==> inputs of v32 <==
==> flow/design.v (excerpt) <==
module rgb2dvi (
    input  wire        PixelClk,
    input  wire [23:0] vid_pData,
    input  wire        vid_pVDE,
    input  wire        vid_pHSync,
    input  wire        vid_pVSync,
    output wire [9:0]  pDataOutRaw0,    
    output wire [9:0]  pDataOutRaw1,    
    output wire [9:0]  pDataOutRaw2     
);
Settings: LEC_CHECK=0, CAP_MARGIN=20, CORE_ASPECT_RATIO=0.87, CORE_MARGIN=9, CORE_UTILIZATION=53, CTS_CLUSTER_DIAMETER=171, GPL_TIMING_DRIVEN=0, MAX_ROUTING_LAYER=met4, MIN_ROUTING_LAYER=met2, SLEW_MARGIN=0, TNS_END_PERCENT=5; clock period 2.51 ns.
run.sh (not shown) runs the stock make flow with config.mk's settings and CLKGATE_MAP_FILE=.
==> inputs of v13, as changes to v32 <==
- CORE_ASPECT_RATIO: 0.87 -> unset
- CORE_MARGIN: 9 -> 2
- CORE_UTILIZATION: 53 -> 66
- CTS_CLUSTER_DIAMETER: 171 -> 336
- CTS_CLUSTER_SIZE: unset -> 33
- GPL_TIMING_DRIVEN: 0 -> unset
- MAX_ROUTING_LAYER: met4 -> unset
- MIN_ROUTING_LAYER: met2 -> unset
- SLEW_MARGIN: 0 -> 20
- TNS_END_PERCENT: 5 -> unset
==> flow/constraint.sdc (replaced) <==
create_clock -name core_clock -period 3.73 [get_ports {PixelClk}]
set_input_delay 0.7460 -clock core_clock [delete_from_list [all_inputs] [get_ports {PixelClk}]]
set_output_delay 0.7460 -clock core_clock [all_outputs]
set_load 0.01 [all_outputs]
==> results <==
| metric | v32 | v13 |
|---|---|---|
| Run status | complete, but fails checks | no timing/DRC/antenna violations |
| Layout check failures | negative setup slack | - |
| Worst reg2reg startpoint | DataEncoder0.n1d_1[0]$_DFF_P_ | DataEncoder2.n1d_1[1]$_DFF_P_ |
| Core region area | 13400 µm² | 10800 µm² |
| Number of well-tap cells placed | 184 | 140 |
| Floorplan die width | 144 µm | 110 µm |
| Filler cell count | 1019 | 685 |
| Detailed-route wire length on metal 1 | 0 µm | 6.12 mm |
| Wire length on met2 | 8.41 mm | 7.70 mm |
| End of the worst register-to-register path | DataEncoder0.n0q_m_2[3]$_DFF_P_ | DataEncoder2.n0q_m_2[3]$_DFF_P_ |
| Fin crit share | 1.40 | 0.970 |
| Highest Clock Rate | 0.284 GHz | 0.277 GHz |
| Met3 GRT Util | 0.360 | 0.0634 |
| Via count | 6800 | 4977 |
| Root buffer selected by CTS | sky130_fd_sc_hd__clkbuf_16 | sky130_fd_sc_hd__clkbuf_8 |
| Insertion delay at the late pin of the worst-skew pair | 0.42 ns | 0.54 ns |
| Final cell utilization of the core | 0.697 | 0.814 |
| Comb. cell area | 4590 µm² | 4270 µm² |
| Non-clock buffers | 73 | 69 |
| Die outline height | 128 µm | 110 µm |
| Starting DRC count in detailed routing | 824 | 239 |
| CP startpoint | DataEncoder0.n1d_1[0]$_DFF_P_ | DataEncoder2.n1d_1[1]$_DFF_P_ |

==> 08-06 <==
==> flow/design.v <==
module TMDS_Encoder (
    input  wire       PixelClk,
    output reg  [9:0] pDataOutRaw,    
    input  wire [7:0] pDataOut,       
    input  wire       pC0,
    input  wire       pC1,
    input  wire       pVde
);
localparam [9:0] kCtlTkn0 = 10'b1101010100;
localparam [9:0] kCtlTkn1 = 10'b0010101011;
localparam [9:0] kCtlTkn2 = 10'b0101010100;
localparam [9:0] kCtlTkn3 = 10'b1010101011;
function [3:0] sum_bits8;
    input [7:0] u;
    integer i;
    begin
        sum_bits8 = 4'd0;
        for (i = 0; i < 8; i = i + 1)
            sum_bits8 = sum_bits8 + {3'b000, u[i]};
    end
endfunction
reg  [7:0] pDataOut_1;
reg  [3:0] n1d_1;
reg        pC0_1, pC1_1, pVde_1;
reg  [8:0] q_m_2;
reg  [3:0] n1q_m_2, n0q_m_2;
reg        pC0_2, pC1_2, pVde_2;
reg  signed [4:0] cnt_t_3;
wire [8:0] q_m_xor_1, q_m_xnor_1, q_m_1;
wire [3:0] n1q_m_1;
always @(posedge PixelClk) begin
    pVde_1     <= pVde;
    n1d_1      <= sum_bits8(pDataOut);
    pDataOut_1 <= pDataOut;
    pC0_1      <= pC0;
    pC1_1      <= pC1;
end
assign q_m_xor_1[0]  = pDataOut_1[0];
assign q_m_xnor_1[0] = pDataOut_1[0];
genvar gi;
generate
    for (gi = 1; gi < 8; gi = gi + 1) begin : encode
        assign q_m_xor_1[gi]  = q_m_xor_1[gi-1] ^ pDataOut_1[gi];
        assign q_m_xnor_1[gi] = ~(q_m_xnor_1[gi-1] ^ pDataOut_1[gi]);
    end
endgenerate
assign q_m_xor_1[8]  = 1'b1;
assign q_m_xnor_1[8] = 1'b0;
assign q_m_1 = (n1d_1 > 4'd4 || (n1d_1 == 4'd4 && pDataOut_1[0] == 1'b0)) ?
               q_m_xnor_1 : q_m_xor_1;
assign n1q_m_1 = sum_bits8(q_m_1[7:0]);
always @(posedge PixelClk) begin
    n1q_m_2 <= n1q_m_1;
    n0q_m_2 <= 4'd8 - n1q_m_1;
    q_m_2   <= q_m_1;
    pC0_2   <= pC0_1;
    pC1_2   <= pC1_1;
    pVde_2  <= pVde_1;
end
wire cond_balanced_2     = (cnt_t_3 == 5'sd0) || (n1q_m_2 == 4'd4);
wire cond_not_balanced_2 = (cnt_t_3 > 5'sd0 && n1q_m_2 > 4'd4) ||
                           (cnt_t_3 < 5'sd0 && n1q_m_2 < 4'd4);
wire [9:0] control_token_2 = (!pC1_2 && !pC0_2) ? kCtlTkn0 :
                             (!pC1_2 &&  pC0_2) ? kCtlTkn1 :
                             ( pC1_2 && !pC0_2) ? kCtlTkn2 :
                                                  kCtlTkn3;
wire [9:0] q_out_2 =
    !pVde_2                            ? control_token_2 :
    (cond_balanced_2 && !q_m_2[8])     ? {~q_m_2[8], q_m_2[8], ~q_m_2[7:0]} :
    (cond_balanced_2 &&  q_m_2[8])     ? {~q_m_2[8], q_m_2[8],  q_m_2[7:0]} :
    cond_not_balanced_2                ? {1'b1,      q_m_2[8], ~q_m_2[7:0]} :
                                         {1'b0,      q_m_2[8],  q_m_2[7:0]};
wire signed [4:0] dc_bias_2 = $signed({1'b0, n0q_m_2}) - $signed({1'b0, n1q_m_2});
wire signed [4:0] cnt_t_2 =
    !pVde_2                        ? 5'sd0 :
    (cond_balanced_2 && !q_m_2[8]) ? cnt_t_3 + dc_bias_2 :
    (cond_balanced_2 &&  q_m_2[8]) ? cnt_t_3 - dc_bias_2 :
    cond_not_balanced_2            ? cnt_t_3 + $signed({3'b000,  q_m_2[8], 1'b0}) + dc_bias_2 :
                                     cnt_t_3 - $signed({3'b000, ~q_m_2[8], 1'b0}) - dc_bias_2;
always @(posedge PixelClk) begin
    cnt_t_3     <= cnt_t_2;
    pDataOutRaw <= q_out_2;    
end
endmodule
module rgb2dvi (
    input  wire        PixelClk,
    input  wire [23:0] vid_pData,
    input  wire        vid_pVDE,
    input  wire        vid_pHSync,
    input  wire        vid_pVSync,
    output wire [9:0]  pDataOutRaw0,    
    output wire [9:0]  pDataOutRaw1,    
    output wire [9:0]  pDataOutRaw2     
);
TMDS_Encoder DataEncoder0 (
    .PixelClk(PixelClk), .pDataOutRaw(pDataOutRaw0),
    .pDataOut(vid_pData[15:8]), .pC0(vid_pHSync), .pC1(vid_pVSync), .pVde(vid_pVDE));
TMDS_Encoder DataEncoder1 (
    .PixelClk(PixelClk), .pDataOutRaw(pDataOutRaw1),
    .pDataOut(vid_pData[7:0]), .pC0(1'b0), .pC1(1'b0), .pVde(vid_pVDE));
TMDS_Encoder DataEncoder2 (
    .PixelClk(PixelClk), .pDataOutRaw(pDataOutRaw2),
    .pDataOut(vid_pData[23:16]), .pC0(1'b0), .pC1(1'b0), .pVde(vid_pVDE));
endmodule
==> flow/run.sh <==
#!/bin/bash
# the make line also repeats each setting of config.mk as NAME=value (left out here)
make -C /OpenROAD-flow-scripts/flow DESIGN_CONFIG=/design/flow/config.mk WORK_HOME=/design/flow/orfs CLKGATE_MAP_FILE= finish
==> flow/config.mk <==
export PLATFORM = sky130hd
export DESIGN_NAME = rgb2dvi
export DESIGN_NICKNAME = rgb2dvi
export VERILOG_FILES = /design/flow/design.v
export SDC_FILE = /design/flow/constraint.sdc
export NUM_CORES = 4
export LEC_CHECK = 0
export CAP_MARGIN = 40
export CELL_PAD_IN_SITES_GLOBAL_PLACEMENT = 0
export CORE_ASPECT_RATIO = 0.91
export CORE_MARGIN = 2
export CORE_UTILIZATION = 72
export CTS_CLUSTER_DIAMETER = 257
export GPL_ROUTABILITY_DRIVEN = 1
export PLACE_DENSITY = 0.65
export SETUP_SLACK_MARGIN = -0.22
export SLEW_MARGIN = 35
==> flow/constraint.sdc <==
create_clock -name core_clock -period 3.42 [get_ports {PixelClk}]
set_input_delay 0.6840 -clock core_clock [delete_from_list [all_inputs] [get_ports {PixelClk}]]
set_output_delay 0.6840 -clock core_clock [all_outputs]
set_load 0.01 [all_outputs]
==> inputs of 01-11, as changes to 08-06 <==
- CAP_MARGIN: 40 -> 20
- CELL_PAD_IN_SITES_GLOBAL_PLACEMENT: 0 -> default
- CORE_ASPECT_RATIO: 0.91 -> default
- CORE_UTILIZATION: 72 -> 40
- CTS_CLUSTER_DIAMETER: 257 -> default
- GPL_ROUTABILITY_DRIVEN: 1 -> default
- PLACE_DENSITY: 0.65 -> default
- SETUP_SLACK_MARGIN: -0.22 -> default
- SLEW_MARGIN: 35 -> 20
==> flow/constraint.sdc (replaced) <==
create_clock -name core_clock -period 4.0 [get_ports {PixelClk}]
set_input_delay 0.8000 -clock core_clock [delete_from_list [all_inputs] [get_ports {PixelClk}]]
set_output_delay 0.8000 -clock core_clock [all_outputs]
set_load 0.01 [all_outputs]
==> inputs of 04-04, as changes to 08-06 <==
- CELL_PAD_IN_SITES_GLOBAL_PLACEMENT: 0 -> default
- CORE_ASPECT_RATIO: 0.91 -> 0.92
- CTS_CLUSTER_DIAMETER: 257 -> 145
- GPL_ROUTABILITY_DRIVEN: 1 -> default
- PLACE_DENSITY: 0.65 -> 0.63
- SETUP_SLACK_MARGIN: -0.22 -> -0.31
- SLEW_MARGIN: 35 -> 20
==> flow/constraint.sdc (replaced) <==
create_clock -name core_clock -period 3.18 [get_ports {PixelClk}]
set_input_delay 0.6360 -clock core_clock [delete_from_list [all_inputs] [get_ports {PixelClk}]]
set_output_delay 0.6360 -clock core_clock [all_outputs]
set_load 0.01 [all_outputs]
==> run summary <==
flow finished, numbers: Fin Setup TNS -7577 ps, number of clock buffers in the layout 19, Layout Check Fails negative setup slack, Die H 100.9 um, status finished with violations, fin worst setup slack -678.1 ps, largest net degree at the start of global routing 32, combinational gate area 4443 sq um, final setup fails 21, area added between synthesis and finish 25.44%, metal1 wirelength 7.554 mm
That was 04-04.
==> run summary <==
flow finished, numbers: status finished with violations, metal1 wirelength 6.540 mm, Layout Check Fails negative setup slack, combinational gate area 4265 sq um, fin worst setup slack -364.9 ps, Fin Setup TNS -1594 ps, final setup fails 10
That was 08-06.
==> run summary <==
flow finished, numbers: status no timing/DRC/antenna violations, metal1 wirelength 5.951 mm, number of clock buffers in the layout 20, combinational gate area 4160 sq um, final setup fails 0, fin worst setup slack 240.8 ps
That was 01-11.

==> run F: inputs <==
// rgb2dvi: RTL as listed in full above, without the edits since
export LEC_CHECK = 0
export CAP_MARGIN = 20
export CORE_MARGIN = 2
export CORE_UTILIZATION = 64
export SLEW_MARGIN = 20
create_clock -name core_clock -period 2.11 [get_ports {PixelClk}]
==> run G (differences from run F) <==
--- a/flow/config.mk
+++ b/flow/config.mk
@@ -8,4 +8,6 @@
 export CAP_MARGIN = 20
+export CORE_ASPECT_RATIO = 1.32
 export CORE_MARGIN = 2
-export CORE_UTILIZATION = 64
+export CORE_UTILIZATION = 40
 export SLEW_MARGIN = 20
+export TNS_END_PERCENT = 5
==> flow/constraint.sdc (replaced) <==
create_clock -name core_clock -period 4.0 [get_ports {PixelClk}]
set_input_delay 0.8000 -clock core_clock [delete_from_list [all_inputs] [get_ports {PixelClk}]]
set_output_delay 0.8000 -clock core_clock [all_outputs]
set_load 0.01 [all_outputs]
==> run A (differences from run F) <==
--- a/flow/config.mk
+++ b/flow/config.mk
@@ -9,3 +9,5 @@
 export CORE_MARGIN = 2
-export CORE_UTILIZATION = 64
+export CORE_UTILIZATION = 72
+export CTS_CLUSTER_DIAMETER = 29
+export SETUP_SLACK_MARGIN = 0.78
 export SLEW_MARGIN = 20
==> flow/constraint.sdc (replaced) <==
create_clock -name core_clock -period 3.18 [get_ports {PixelClk}]
set_input_delay 0.6360 -clock core_clock [delete_from_list [all_inputs] [get_ports {PixelClk}]]
set_output_delay 0.6360 -clock core_clock [all_outputs]
set_load 0.01 [all_outputs]
==> qor.txt <==
CTS Buf Count: 17
Post-CTS Resized: 122
Final GP Congestion: 0.908
outcome: stopped before the end
number of H-tree levels: 4
Die Size: 12,400 um2
core region area: 11,300 um2
failing step: global routing
hold-fix buffers at CTS: 0
Source of the figures above: run F

==> qor.txt <==
outcome: stopped before the end
failing step: clock tree synthesis
Run Error: [ERROR DPL-0038] Utilization greater than 100%, impossible to legalize
Die Size: 11,000 um2
Final GP Congestion: 0.941
yosys synthesis chip area: 7350 um2
syn nets: 873
core region area: 9820 um2
count leader, synth: dfxtp_1
Post-synth ARST share: 0%
Source of the figures above: run A

==> qor.txt <==
outcome: finished clean
number of H-tree levels: 4
hold-fix buffers at CTS: 0
Final GP Congestion: 0.838
Post-CTS Resized: 0
final wirelength: 13.9 mm
CTS Buf Count: 17
core region area: 17,900 um2
WP depth: 12
Die Size: 19,500 um2
Source of the figures above: run G


==> fjord <==
RTL: the design.v shown in full above, as it stands there.
==> flow/config.mk <==
export PLATFORM = sky130hd
export DESIGN_NAME = rgb2dvi
export DESIGN_NICKNAME = rgb2dvi
export VERILOG_FILES = /design/flow/design.v
export SDC_FILE = /design/flow/constraint.sdc
export NUM_CORES = 4
export LEC_CHECK = 0
export ABC_AREA = 1
export CAP_MARGIN = 20
export CORE_MARGIN = 2
export CORE_UTILIZATION = 40
export HOLD_SLACK_MARGIN = 0.02
export SLEW_MARGIN = 20
==> flow/constraint.sdc <==
create_clock -name core_clock -period 4.0 [get_ports {PixelClk}]
set_input_delay 0.8000 -clock core_clock [delete_from_list [all_inputs] [get_ports {PixelClk}]]
set_output_delay 0.8000 -clock core_clock [all_outputs]
set_load 0.01 [all_outputs]
==> umber: changes against fjord <==
- CORE_UTILIZATION: 40 -> 68
- CTS_CLUSTER_DIAMETER: default -> 336
- CTS_CLUSTER_SIZE: default -> 33
- HOLD_SLACK_MARGIN: 0.02 -> default
==> flow/constraint.sdc (replaced) <==
create_clock -name core_clock -period 3.75 [get_ports {PixelClk}]
set_input_delay 0.7500 -clock core_clock [delete_from_list [all_inputs] [get_ports {PixelClk}]]
set_output_delay 0.7500 -clock core_clock [all_outputs]
set_load 0.01 [all_outputs]
==> comparison <==
- Of umber and fjord, umber has the higher non-clock buffer count (gap 12).
- In fjord the global-route usage is lower than in umber, by 13 points.
- Of umber and fjord, umber has the higher wire length (gap about 25%, measured against fjord).
- Core utilization: umber is higher than fjord (36 points).
- Against fjord, the worst hold slack of umber is better by 4.1 ps.
- In fjord the die size is larger than in umber, by about 70%.
- Between fjord and umber, the lower design area is in fjord (gap about 1.3%, measured against umber).
- umber completed, yet does not pass: negative setup slack. fjord passed the timing, design-rule and antenna checks.
- Worst setup slack: umber is lower than fjord (300 ps).

==> run a <==
Starts from the design.v that is shown in full above.
clock: 3.18 ns
lec_check: 0
cap_margin: 40
core_margin: 2
core_utilization: 69
cts_cluster_diameter: 145
setup_slack_margin: -0.21
slew_margin: 20
==> inputs of run b, as changes to run a <==
- CAP_MARGIN: 40 -> 20
- CORE_ASPECT_RATIO: unset -> 0.5
- CORE_MARGIN: 2 -> 7
- CORE_UTILIZATION: 69 -> 64
- CTS_CLUSTER_DIAMETER: 145 -> unset
- SETUP_SLACK_MARGIN: -0.21 -> unset
==> flow/constraint.sdc (replaced) <==
create_clock -name core_clock -period 4.0 [get_ports {PixelClk}]
set_input_delay 0.8000 -clock core_clock [delete_from_list [all_inputs] [get_ports {PixelClk}]]
set_output_delay 0.8000 -clock core_clock [all_outputs]
set_load 0.01 [all_outputs]
==> inputs of run c, as changes to run a <==
- CAP_MARGIN: 40 -> 0
- CORE_UTILIZATION: 69 -> 72
- CTS_CLUSTER_DIAMETER: 145 -> 105
- SETUP_SLACK_MARGIN: -0.21 -> -0.19
==> inputs of run d, as changes to run a <==
- CAP_MARGIN: 40 -> 20
- CORE_UTILIZATION: 69 -> 40
- CTS_CLUSTER_DIAMETER: 145 -> unset
- SETUP_SLACK_MARGIN: -0.21 -> unset
==> flow/constraint.sdc (replaced) <==
create_clock -name core_clock -period 2.2 [get_ports {PixelClk}]
set_input_delay 0.4400 -clock core_clock [delete_from_list [all_inputs] [get_ports {PixelClk}]]
set_output_delay 0.4400 -clock core_clock [all_outputs]
set_load 0.01 [all_outputs]
==> results <==
Outcome: run a failed layout checks; run c failed layout checks; run b no timing/DRC/antenna violations; run d failed layout checks
Reasons for failing layout checks: run a negative setup slack; run c negative setup slack; run b -; run d negative setup slack
Num rows: run a 37; run c 36; run b 27; run d 49
Number of standard cells in the final layout excluding fillers: run a 981; run c 982; run b 955; run d 1178
Number of well-tap cells placed: run a 136; run c 133; run b 145; run d 229
Pin count of the biggest net entering global routing: run a 32; run c 33; run b 33; run d 21
Signal buf overhead: run a 10.09%; run c 10.04%; run b 7.127%; run d 16.23%
Buffer count from post-CTS setup fixing: run a 6; run c 11; run b 0; run d 17
X dimension of the die: run a 107.2 µm; run c 105.0 µm; run b 165.5 µm; run d 139.5 µm
Post-cts gate resize count: run a 12; run c 25; run b 1; run d 90
Clock buffer cells: run a 26; run c 20; run b 19; run d 18
Max Clock Freq: run a 269.5 MHz; run c 255.5 MHz; run b 259.6 MHz; run d 283.8 MHz
Hold_sp: run a DataEncoder0.pC1_1; run c DataEncoder0.pC1_1; run b DataEncoder0.pC1_1; run d vid_pData[17]
